==> flow/design.v <==
`timescale 1ns / 1ps
module sparse_detector #(
    parameter WORD_SIZE = 64
)(
    input  wire [WORD_SIZE-1:0] data_in,
    output wire                 is_zero,     
    output wire                 is_sparse    
);
    assign is_zero = (data_in == {WORD_SIZE{1'b0}});
    function integer count_ones;
        input [WORD_SIZE-1:0] v;
        integer i, cnt;
        begin
            cnt = 0;
            for (i = 0; i < WORD_SIZE; i = i + 1)
                cnt = cnt + v[i];
            count_ones = cnt;
        end
    endfunction
    wire [6:0] ones_count = count_ones(data_in);
    assign is_sparse = (ones_count < (WORD_SIZE / 10));
endmodule
`timescale 1ns / 1ps
module adaptive_pe #(
    parameter integer MAX_WIDTH = 64,
    parameter integer MAX_ACC_WIDTH = 20   
)(
    input  wire                         clk,
    input  wire                         reset,
    input  wire                         ce,
    input  wire                         accumulate,
    input  wire                         test_mode,
    input  wire [2:0]                   precision_mode,
    input  wire [MAX_WIDTH-1:0]         weight_in,
    input  wire [MAX_WIDTH-1:0]         activation_in,
    input  wire [MAX_WIDTH-1:0]         mask_in,
    output reg  [MAX_ACC_WIDTH-1:0]     accumulated_sum,
    output wire                         clock_gated,
    output wire                         computation_skipped,
    output wire [2:0]                   active_precision   
);
    reg [6:0] active_bits;       
    reg [5:0] parallel_ops;      
    reg [8:0] max_value;         
    always @(*) begin
        case (precision_mode)
            3'b000: begin   
                active_bits = 7'd64;
                parallel_ops = 6'd64;
                max_value = 9'd1;
            end
            3'b001: begin   
                active_bits = 7'd64;
                parallel_ops = 6'd32;
                max_value = 9'd3;
            end
            3'b010: begin   
                active_bits = 7'd64;
                parallel_ops = 6'd16;
                max_value = 9'd15;
            end
            3'b011: begin   
                active_bits = 7'd64;
                parallel_ops = 6'd8;
                max_value = 9'd255;
            end
            default: begin   
                active_bits = 7'd64;
                parallel_ops = 6'd64;
                max_value = 9'd1;
            end
        endcase
    end
    assign active_precision = precision_mode;
    wire weight_is_zero, activation_is_zero;
    wire weight_is_sparse, activation_is_sparse;
    sparse_detector #(
        .WORD_SIZE(MAX_WIDTH)
    ) weight_detector (
        .data_in(weight_in),
        .is_zero(weight_is_zero),
        .is_sparse(weight_is_sparse)
    );
    sparse_detector #(
        .WORD_SIZE(MAX_WIDTH)
    ) activation_detector (
        .data_in(activation_in),
        .is_zero(activation_is_zero),
        .is_sparse(activation_is_sparse)
    );
    wire skip_compute = weight_is_zero || activation_is_zero;
    assign computation_skipped = skip_compute && ce;
    wire pe_enable = ce && !skip_compute;
    wire acc_enable = pe_enable || test_mode;
    assign clock_gated = !pe_enable;
    reg [MAX_ACC_WIDTH-1:0] compute_result;
    always @(*) begin
        case (precision_mode)
            3'b000: compute_result = compute_1bit();
            3'b001: compute_result = compute_2bit();
            3'b010: compute_result = compute_4bit();
            3'b011: compute_result = compute_8bit();
            default: compute_result = {MAX_ACC_WIDTH{1'b0}};
        endcase
    end
    function [MAX_ACC_WIDTH-1:0] compute_1bit;
        reg [MAX_WIDTH-1:0] xnor_result;
        integer i, count;
        begin
            xnor_result = ~(weight_in ^ activation_in) & mask_in;
            count = 0;
            for (i = 0; i < MAX_WIDTH; i = i + 1) begin
                count = count + xnor_result[i];
            end
            compute_1bit = count[MAX_ACC_WIDTH-1:0];
        end
    endfunction
    function [MAX_ACC_WIDTH-1:0] compute_2bit;
        integer i;
        reg [1:0] w, a;
        reg [3:0] product;
        integer sum;
        begin
            sum = 0;
            for (i = 0; i < 32; i = i + 1) begin
                w = weight_in[i*2 +: 2];
                a = activation_in[i*2 +: 2];
                product = w * a;   
                sum = sum + product;
            end
            compute_2bit = sum[MAX_ACC_WIDTH-1:0];
        end
    endfunction
    function [MAX_ACC_WIDTH-1:0] compute_4bit;
        integer i;
        reg [3:0] w, a;
        reg [7:0] product;
        integer sum;
        begin
            sum = 0;
            for (i = 0; i < 16; i = i + 1) begin
                w = weight_in[i*4 +: 4];
                a = activation_in[i*4 +: 4];
                product = w * a;   
                sum = sum + product;
            end
            compute_4bit = sum[MAX_ACC_WIDTH-1:0];
        end
    endfunction
    function [MAX_ACC_WIDTH-1:0] compute_8bit;
        integer i;
        reg [7:0] w, a;
        reg [15:0] product;
        integer sum;
        begin
            sum = 0;
            for (i = 0; i < 8; i = i + 1) begin
                w = weight_in[i*8 +: 8];
                a = activation_in[i*8 +: 8];
                product = w * a;   
                sum = sum + product;
            end
            compute_8bit = sum[MAX_ACC_WIDTH-1:0];
        end
    endfunction
    always @(posedge clk or posedge reset) begin
        if (reset) begin
            accumulated_sum <= {MAX_ACC_WIDTH{1'b0}};
        end else if (acc_enable) begin
            if (!accumulate) begin
                accumulated_sum <= {MAX_ACC_WIDTH{1'b0}};
            end else begin
                accumulated_sum <= accumulated_sum + compute_result;
            end
        end
    end
endmodule
clock: 13.3 ns
lec_check: 0
cap_margin: 20
core_margin: 2
core_utilization: 15
slew_margin: 20
run.sh (not shown) runs the stock make flow with config.mk's settings and CLKGATE_MAP_FILE=.
The baseline finished with timing, DRC and antenna clean.
==> next run, changes <==
--- a/flow/config.mk
+++ b/flow/config.mk
@@ -9,3 +9,3 @@
 export CORE_MARGIN = 2
-export CORE_UTILIZATION = 15
+export CORE_UTILIZATION = 40
 export SLEW_MARGIN = 20
==> flow/constraint.sdc (replaced) <==
create_clock -name core_clock -period 12.8 [get_ports {clk}]
set_input_delay 2.5600 -clock core_clock [delete_from_list [all_inputs] [get_ports {clk}]]
set_output_delay 2.5600 -clock core_clock [all_outputs]
set_load 0.01 [all_outputs]
Effect: The changed run completed with no timing, DRC or antenna violations. First-iteration DRC count climbs by 33%. Design area drops by 4.3%. Worst setup slack got worse by 160 ps.

---

Setup of build 78:
Starts from the design.v that is shown in full above.
==> flow/config.mk <==
export PLATFORM = sky130hd
export DESIGN_NAME = adaptive_pe
export DESIGN_NICKNAME = adaptive_pe
export VERILOG_FILES = /design/flow/design.v
export SDC_FILE = /design/flow/constraint.sdc
export NUM_CORES = 4
export LEC_CHECK = 0
export ABC_AREA = 1
export CAP_MARGIN = 10
export CORE_ASPECT_RATIO = 0.5
export CORE_MARGIN = 7
export CORE_UTILIZATION = 21
export CTS_CLUSTER_DIAMETER = 241
export CTS_CLUSTER_SIZE = 94
export GPL_TIMING_DRIVEN = 0
export HOLD_SLACK_MARGIN = 0.04
export PLACE_DENSITY_LB_ADDON = 0.28
export SLEW_MARGIN = 5
export TNS_END_PERCENT = 10
==> flow/constraint.sdc <==
create_clock -name core_clock -period 7.36 [get_ports {clk}]
set_input_delay 1.4720 -clock core_clock [delete_from_list [all_inputs] [get_ports {clk}]]
set_output_delay 1.4720 -clock core_clock [all_outputs]
set_load 0.01 [all_outputs]
Finished, but not clean: build 78, with negative setup slack.
### build 78 -> build 45
# build 78
export LEC_CHECK = 0
export ABC_AREA = 1
export CAP_MARGIN = 10
export CORE_ASPECT_RATIO = 0.5
export CORE_MARGIN = 7
export CORE_UTILIZATION = 21
export CTS_CLUSTER_DIAMETER = 241
export CTS_CLUSTER_SIZE = 94
export GPL_TIMING_DRIVEN = 0
export HOLD_SLACK_MARGIN = 0.04
export PLACE_DENSITY_LB_ADDON = 0.28
export SLEW_MARGIN = 5
export TNS_END_PERCENT = 10
create_clock -name core_clock -period 7.36 [get_ports {clk}]
# build 45
export LEC_CHECK = 0
export CAP_MARGIN = 20
export CORE_MARGIN = 2
export CORE_UTILIZATION = 69
export CTS_CLUSTER_DIAMETER = 200
export CTS_CLUSTER_SIZE = 94
export SLEW_MARGIN = 20
export TNS_END_PERCENT = 10
create_clock -name core_clock -period 8.53 [get_ports {clk}]
Findings:
Build 45 finished every stage; the final checks, however, were not passed, the failures being negative setup slack. What build 45 reported for vias after detailed routing has to be multiplied by 0.923 to get the figure for build 78. When the final numbers for build 45 and build 78 were put side by side, the global-route wire length before repair turned out to be smaller in build 45. Sort build 45 and build 78 by vertical die size, descending, and build 78 comes first. From build 78 to build 45 the numbers moved as follows: remaining max-slew budget at the tightest pin shrank by 18 points, cell count shrank by 1994.
### build 45 -> build 93
# build 45
export LEC_CHECK = 0
export CAP_MARGIN = 20
export CORE_MARGIN = 2
export CORE_UTILIZATION = 69
export CTS_CLUSTER_DIAMETER = 200
export CTS_CLUSTER_SIZE = 94
export SLEW_MARGIN = 20
export TNS_END_PERCENT = 10
create_clock -name core_clock -period 8.53 [get_ports {clk}]
# build 93
export LEC_CHECK = 0
export CAP_MARGIN = 20
export CORE_MARGIN = 2
export CORE_UTILIZATION = 38
export CTS_CLUSTER_DIAMETER = 276
export CTS_CLUSTER_SIZE = 100
export SLEW_MARGIN = 20
create_clock -name core_clock -period 13.0 [get_ports {clk}]
Findings:
- Having completed the whole flow, build 93 delivered a layout that passed the timing, design-rule and antenna checks.
- The final reports for build 93 and build 45 show worst slack on hold paths lower in the former.
- Changes observed in build 93 relative to build 45: buffer share of cell area went down 7.5 points; arrival time at the worst endpoint went up 1.11 ns; setup slack of the most critical reg-to-reg path went up 4.52 ns; full die area went up 41000 µm².
Setup changes, build 93 to build 44
# build 93
export LEC_CHECK = 0
export CAP_MARGIN = 20
export CORE_MARGIN = 2
export CORE_UTILIZATION = 38
export CTS_CLUSTER_DIAMETER = 276
export CTS_CLUSTER_SIZE = 100
export SLEW_MARGIN = 20
create_clock -name core_clock -period 13.0 [get_ports {clk}]
# build 44
export LEC_CHECK = 0
export CAP_MARGIN = 20
export CORE_MARGIN = 2
export CORE_UTILIZATION = 66
export SETUP_SLACK_MARGIN = 2.09
export SLEW_MARGIN = 20
create_clock -name core_clock -period 8.38 [get_ports {clk}]
Diff build 93 -> build 44: count of antenna diodes in the layout went down 2; count of sequential standard cells held; wire length went down 1.6%; largest stage delay on the critical path went down 0.05 ns; number of standard cells in the layout, taps in and fillers out went up 49.
[build 44 vs build 93] estimated wirelength of the detail-placed design: lower in build 44
Total stage count of the critical path, build 44 and build 93: larger value in build 44
[diff] max-slew headroom at the worst pin, build 44 relative to build 93: improvement
Build 93: PASS, flow complete, no timing, DRC or antenna violations
Layout checks on build 44: not met. Flow itself completed; violations: negative setup slack.
Area growth from synthesis to layout: build 44 vs build 93 up 14 points
From build 93 to build 44 the numbers moved as follows: final area moved up, count of standard-cell rows shows a reduction of 27.
